try-quartz:
==> flow/design.v (excerpt) <==
module matvecmult(
    CLK,
    RST,
    vector_x,
    vector_b,
    vector_y,
    Q,
    A,
    finish
);
clock: 3.17 ns
lec_check: 0
cap_margin: 20
core_margin: 2
core_utilization: 72
cts_cluster_diameter: 373
cts_cluster_size: 72
place_density_lb_addon: 0.11
setup_slack_margin: 0.93
slew_margin: 20
run.sh (not shown) runs the stock make flow with config.mk's settings and CLKGATE_MAP_FILE=.
What ended try-quartz was a tool error in global placement; the run never finished.
Here is what was changed in the inputs of try-indigo compared with try-quartz.
- a deleted CTS_CLUSTER_DIAMETER that had been 373
- a deleted SETUP_SLACK_MARGIN that had been 0.93
- a deleted PLACE_DENSITY_LB_ADDON that had been 0.11
- an added MAX_ROUTING_LAYER of met4
- a deleted CTS_CLUSTER_SIZE that had been 72
- an added PLACE_DENSITY of 0.59
- a change of CORE_UTILIZATION from 72 to 40
- a change of the clock period (ns, I/O delays scaled along) from 3.17 to 10.0
## What came out
try-indigo went all the way through synthesis, placement and routing and the layout is clean on timing, DRC and antenna. Number of nets produced by synthesis came out exactly the same in try-quartz and try-indigo. As far as synthesized area divided by synthesized cell count goes, try-indigo and try-quartz are indistinguishable; the numbers are identical. Going from try-quartz to try-indigo, count of library flops with an enable pin shows no meaningful change; die footprint shows an increase of 0.023 mm^2; fraction of the core area occupied by cells at floorplan shows a reduction of 33 points; number of rows in the core area shows an increase of 35%.
Inputs modified between try-indigo and try-fjord:
- changing CORE_UTILIZATION from 40 to 53
- setting CTS_CLUSTER_DIAMETER to 227 for the first time
- setting TNS_END_PERCENT to 35 for the first time
- changing PLACE_DENSITY from 0.59 to 0.37
- setting CTS_CLUSTER_SIZE to 90 for the first time
- setting GPL_TIMING_DRIVEN to 0 for the first time
- removing MAX_ROUTING_LAYER (formerly met4)
- setting ABC_AREA to 1 for the first time
[try-fjord] layout overhead on the synthesized area fell 10 points relative to try-indigo. Area fraction in and, or, nand and nor cells after synthesis was higher in try-fjord than in try-indigo. From the logs: try-fjord reached the end of the flow and failed the layout checks with negative setup slack. Cell count (lower): try-indigo. The total die area in try-fjord is 0.831 times that in try-indigo. Note that the fill cell instance count of the final layout recorded for try-indigo amounts to 1.3 times the value seen in try-fjord.
diff inputs: try-fjord => try-harbor
- CORE_MARGIN: 2 -> 9
- CORE_UTILIZATION: 53 -> 43
Notes after the runs:
- In try-harbor the implementation completed, yet the final layout does not meet the checks, the culprit being negative setup slack.
- Wire length after detailed routing for try-harbor: 6.8% up relative to try-fjord


== north ==
Starting RTL as in the previous note.
==> flow/config.mk <==
export PLATFORM = sky130hd
export DESIGN_NAME = matvecmult
export DESIGN_NICKNAME = matvecmult
export VERILOG_FILES = /design/flow/design.v
export SDC_FILE = /design/flow/constraint.sdc
export NUM_CORES = 4
export LEC_CHECK = 0
export ABC_AREA = 1
export CAP_MARGIN = 30
export CELL_PAD_IN_SITES_DETAIL_PLACEMENT = 0
export CELL_PAD_IN_SITES_GLOBAL_PLACEMENT = 3
export CORE_ASPECT_RATIO = 0.5
export CORE_MARGIN = 2
export CORE_UTILIZATION = 40
export CTS_CLUSTER_DIAMETER = 247
export CTS_CLUSTER_SIZE = 48
export GPL_ROUTABILITY_DRIVEN = 1
export HOLD_SLACK_MARGIN = 0.28
export MIN_ROUTING_LAYER = met1
export PLACE_DENSITY_LB_ADDON = 0.29
export SETUP_SLACK_MARGIN = -0.76
export SLEW_MARGIN = 20
export TNS_END_PERCENT = 5
==> flow/constraint.sdc <==
create_clock -name core_clock -period 11.2 [get_ports {CLK}]
set_input_delay 2.2400 -clock core_clock [delete_from_list [all_inputs] [get_ports {CLK}]]
set_output_delay 2.2400 -clock core_clock [all_outputs]
set_load 0.01 [all_outputs]
north terminated abnormally: global placement reported FLW-0024.
--- input diff north..south ---
==> flow/config.mk <==
export PLATFORM = sky130hd
export DESIGN_NAME = matvecmult
export DESIGN_NICKNAME = matvecmult
export VERILOG_FILES = /design/flow/design.v
export SDC_FILE = /design/flow/constraint.sdc
export NUM_CORES = 4
export LEC_CHECK = 0
export ABC_AREA = 1
export CAP_MARGIN = 30
export CELL_PAD_IN_SITES_DETAIL_PLACEMENT = 0
export CORE_MARGIN = 2
export CORE_UTILIZATION = 65
export CTS_CLUSTER_SIZE = 61
export GPL_ROUTABILITY_DRIVEN = 1
export MIN_ROUTING_LAYER = met1
export SLEW_MARGIN = 35
export TNS_END_PERCENT = 65
==> flow/constraint.sdc <==
create_clock -name core_clock -period 6.64 [get_ports {CLK}]
set_input_delay 1.3280 -clock core_clock [delete_from_list [all_inputs] [get_ports {CLK}]]
set_output_delay 1.3280 -clock core_clock [all_outputs]
set_load 0.01 [all_outputs]
--- outcome ---
Status(south) = ERROR, stage = global routing. Number of placed I/O pins came out exactly the same in south and north. Delta(width of the die, south - north) < 0. From north to south, fraction of registers with async set or reset after synthesis did not move at all. Cmp south and north / die outline height / lower: north. Diff north -> south: pre-placement core utilization moved up; number of distinct standard cells referenced by the synthesized netlist level; placeable core region moved down. Diff south..north | area after synthesis | unchanged. The higher number of placement rows came out of south. Diff north -> south | overall chip area | down by more than a quarter. As far as area of the synthesized netlist per yosys stat goes, north and south are indistinguishable; the numbers are identical.
> inputs changed (south -> east)
-- flow/config.mk --
<<< south, line 11
>>> east, line 11
export CORE_ASPECT_RATIO = 0.5
<<< south, line 12
export CORE_UTILIZATION = 65
export CTS_CLUSTER_SIZE = 61
>>> east, line 13
export CORE_UTILIZATION = 43
export CTS_CLUSTER_DIAMETER = 247
export CTS_CLUSTER_SIZE = 48
<<< south, line 16
export SLEW_MARGIN = 35
export TNS_END_PERCENT = 65
>>> east, line 18
export PLACE_DENSITY_LB_ADDON = 0.29
export SETUP_SLACK_MARGIN = -0.76
export SLEW_MARGIN = 20
export TNS_END_PERCENT = 5
==> flow/constraint.sdc <==
create_clock -name core_clock -period 11.2 [get_ports {CLK}]
set_input_delay 2.2400 -clock core_clock [delete_from_list [all_inputs] [get_ports {CLK}]]
set_output_delay 2.2400 -clock core_clock [all_outputs]
set_load 0.01 [all_outputs]
[summary]
The flow ran to completion for all of south and east but south, which stopped partway. As the logs show, south stopped at global routing after a tool error, so it never reached the end of the flow. Count of cells resized by post-cts repair (lower): east. [compare] base=south new=east: post-place instance area now smaller; fraction of the core area occupied by cells at floorplan now smaller; total die size now larger. In east relative to south, number of instances in the placed design had gone up by a few percent. east ends up with lower vertical extent of the die than south does. When east is set beside south, its number of setup buffers added after CTS turns out to be 24 smaller. south -> east: global placer's final weighted congestion decreased by more than 10%.
[inputs] west vs east
-- flow/config.mk --
<<< east, line 8
export ABC_AREA = 1
>>> west, line 8
export ABC_AREA = 0
<<< east, line 11
export CORE_ASPECT_RATIO = 0.5
>>> west, line 11
<<< east, line 13
export CORE_UTILIZATION = 43
export CTS_CLUSTER_DIAMETER = 247
export CTS_CLUSTER_SIZE = 48
>>> west, line 12
export CORE_UTILIZATION = 58
export CTS_CLUSTER_SIZE = 61
<<< east, line 18
export PLACE_DENSITY_LB_ADDON = 0.29
export SETUP_SLACK_MARGIN = -0.76
>>> west, line 16
export PLACE_DENSITY = 0.58
export SETUP_SLACK_MARGIN = 0.16
<<< east, line 21
export TNS_END_PERCENT = 5
>>> west, line 19
export TNS_END_PERCENT = 65
==> flow/constraint.sdc <==
create_clock -name core_clock -period 5.71 [get_ports {CLK}]
set_input_delay 1.1420 -clock core_clock [delete_from_list [all_inputs] [get_ports {CLK}]]
set_output_delay 1.1420 -clock core_clock [all_outputs]
set_load 0.01 [all_outputs]
[summary]
Summary of west over east: total routing usage reported by global routing now sits higher; number of inverters outside the clock class in the layout now sits lower. Ran to the end and failed final checks on negative setup slack: west. The hold slack reported for west is greater than that of east by 23 ps.
Edits applied to the flow inputs when going from west to middle:
-- flow/config.mk --
<<< west, line 8
export ABC_AREA = 0
>>> middle, line 8
export ABC_AREA = 1
<<< west, line 12
export CORE_UTILIZATION = 58
>>> middle, line 12
export CORE_UTILIZATION = 65
<<< west, line 16
export PLACE_DENSITY = 0.58
>>> middle, line 16
==> flow/constraint.sdc <==
create_clock -name core_clock -period 7.65 [get_ports {CLK}]
set_input_delay 1.5300 -clock core_clock [delete_from_list [all_inputs] [get_ports {CLK}]]
set_output_delay 1.5300 -clock core_clock [all_outputs]
set_load 0.01 [all_outputs]
Results
Diff west -> middle | number of setup buffers added after CTS | increase of 7
On chip area, the lower figure sits with middle, not west.
Of middle and west, west shows the higher proportion of synthesized area in mux cells, with middle below it.
west → middle: unique cell type count in the Yosys netlist fell by about 6%, number of cell instances after yosys synthesis rose by 1,014.
Status: middle FAILED at global routing (tool error)
Compared with west, number of cells produced by synthesis in middle increased by more than a quarter.
middle ends up with a global placer's final weighted congestion that is about 4.6% higher than in west.


Setup of job 613:
Starting RTL as in the previous note.
Settings: LEC_CHECK=0, ABC_AREA=1, CAP_MARGIN=0, CORE_MARGIN=2, CORE_UTILIZATION=72, CTS_CLUSTER_DIAMETER=371, CTS_CLUSTER_SIZE=94, PLACE_DENSITY=0.35, SLEW_MARGIN=20, TNS_END_PERCENT=5; clock period 4.96 ns.
What ended job 613 was a tool error in detailed placement; the run never finished.
The inputs of job 298 differ from those of job 613 as listed below.
Settings: TNS_END_PERCENT no longer set, was 5; CTS_CLUSTER_SIZE no longer set, was 94; PLACE_DENSITY_LB_ADDON now 0.11, previously not set; CAP_MARGIN now 20, was 0; PLACE_DENSITY no longer set, was 0.35; SETUP_SLACK_MARGIN now 0.93, previously not set; ABC_AREA no longer set, was 1; CTS_CLUSTER_DIAMETER no longer set, was 371; the clock period (ns, I/O delays scaled along) now 3.17, was 4.96.
Notes after the runs:
Job 298 failed in global placement with FLW-0024. Looking at synthesized cell count, job 298 sits 1,014 below job 613. Xor/xnor share of the synthesized area: job 298 and job 613 compared, lower one is job 613. Compared with job 613, in job 298 synthesis area per yosys saw a decrease, total number of placement rows fell 4.8%, starting utilization of the core area rose 0.39 points, overall die area decreased by 8.6% relative to the old numbers, area of the mapped netlist decreased by about 9% relative to the old numbers.
What job 1503 does differently from job 298 at the input level:
Settings: CORE_UTILIZATION changed from 72 to 57; CTS_CLUSTER_DIAMETER newly set to 285; PLACE_DENSITY_LB_ADDON removed (was 0.11); SETUP_SLACK_MARGIN changed from 0.93 to -0.58; the clock period (ns, I/O delays scaled along) changed from 3.17 to 8.75.
Results
Job 1503 finished all stages; however, its layout fails the closing checks, the failures being setup timing.
Re area fraction in and, or, nand and nor cells: no difference whatsoever between job 1503 and job 298.
Reported for job 1503 and job 298, number of I/O pins turned out identical to the last digit.
Compared to job 298, job 1503 was floorplanned on a bigger die.
The post-synthesis share of cell area spent on xor and xnor gates on job 1503 is in line with that on job 298.
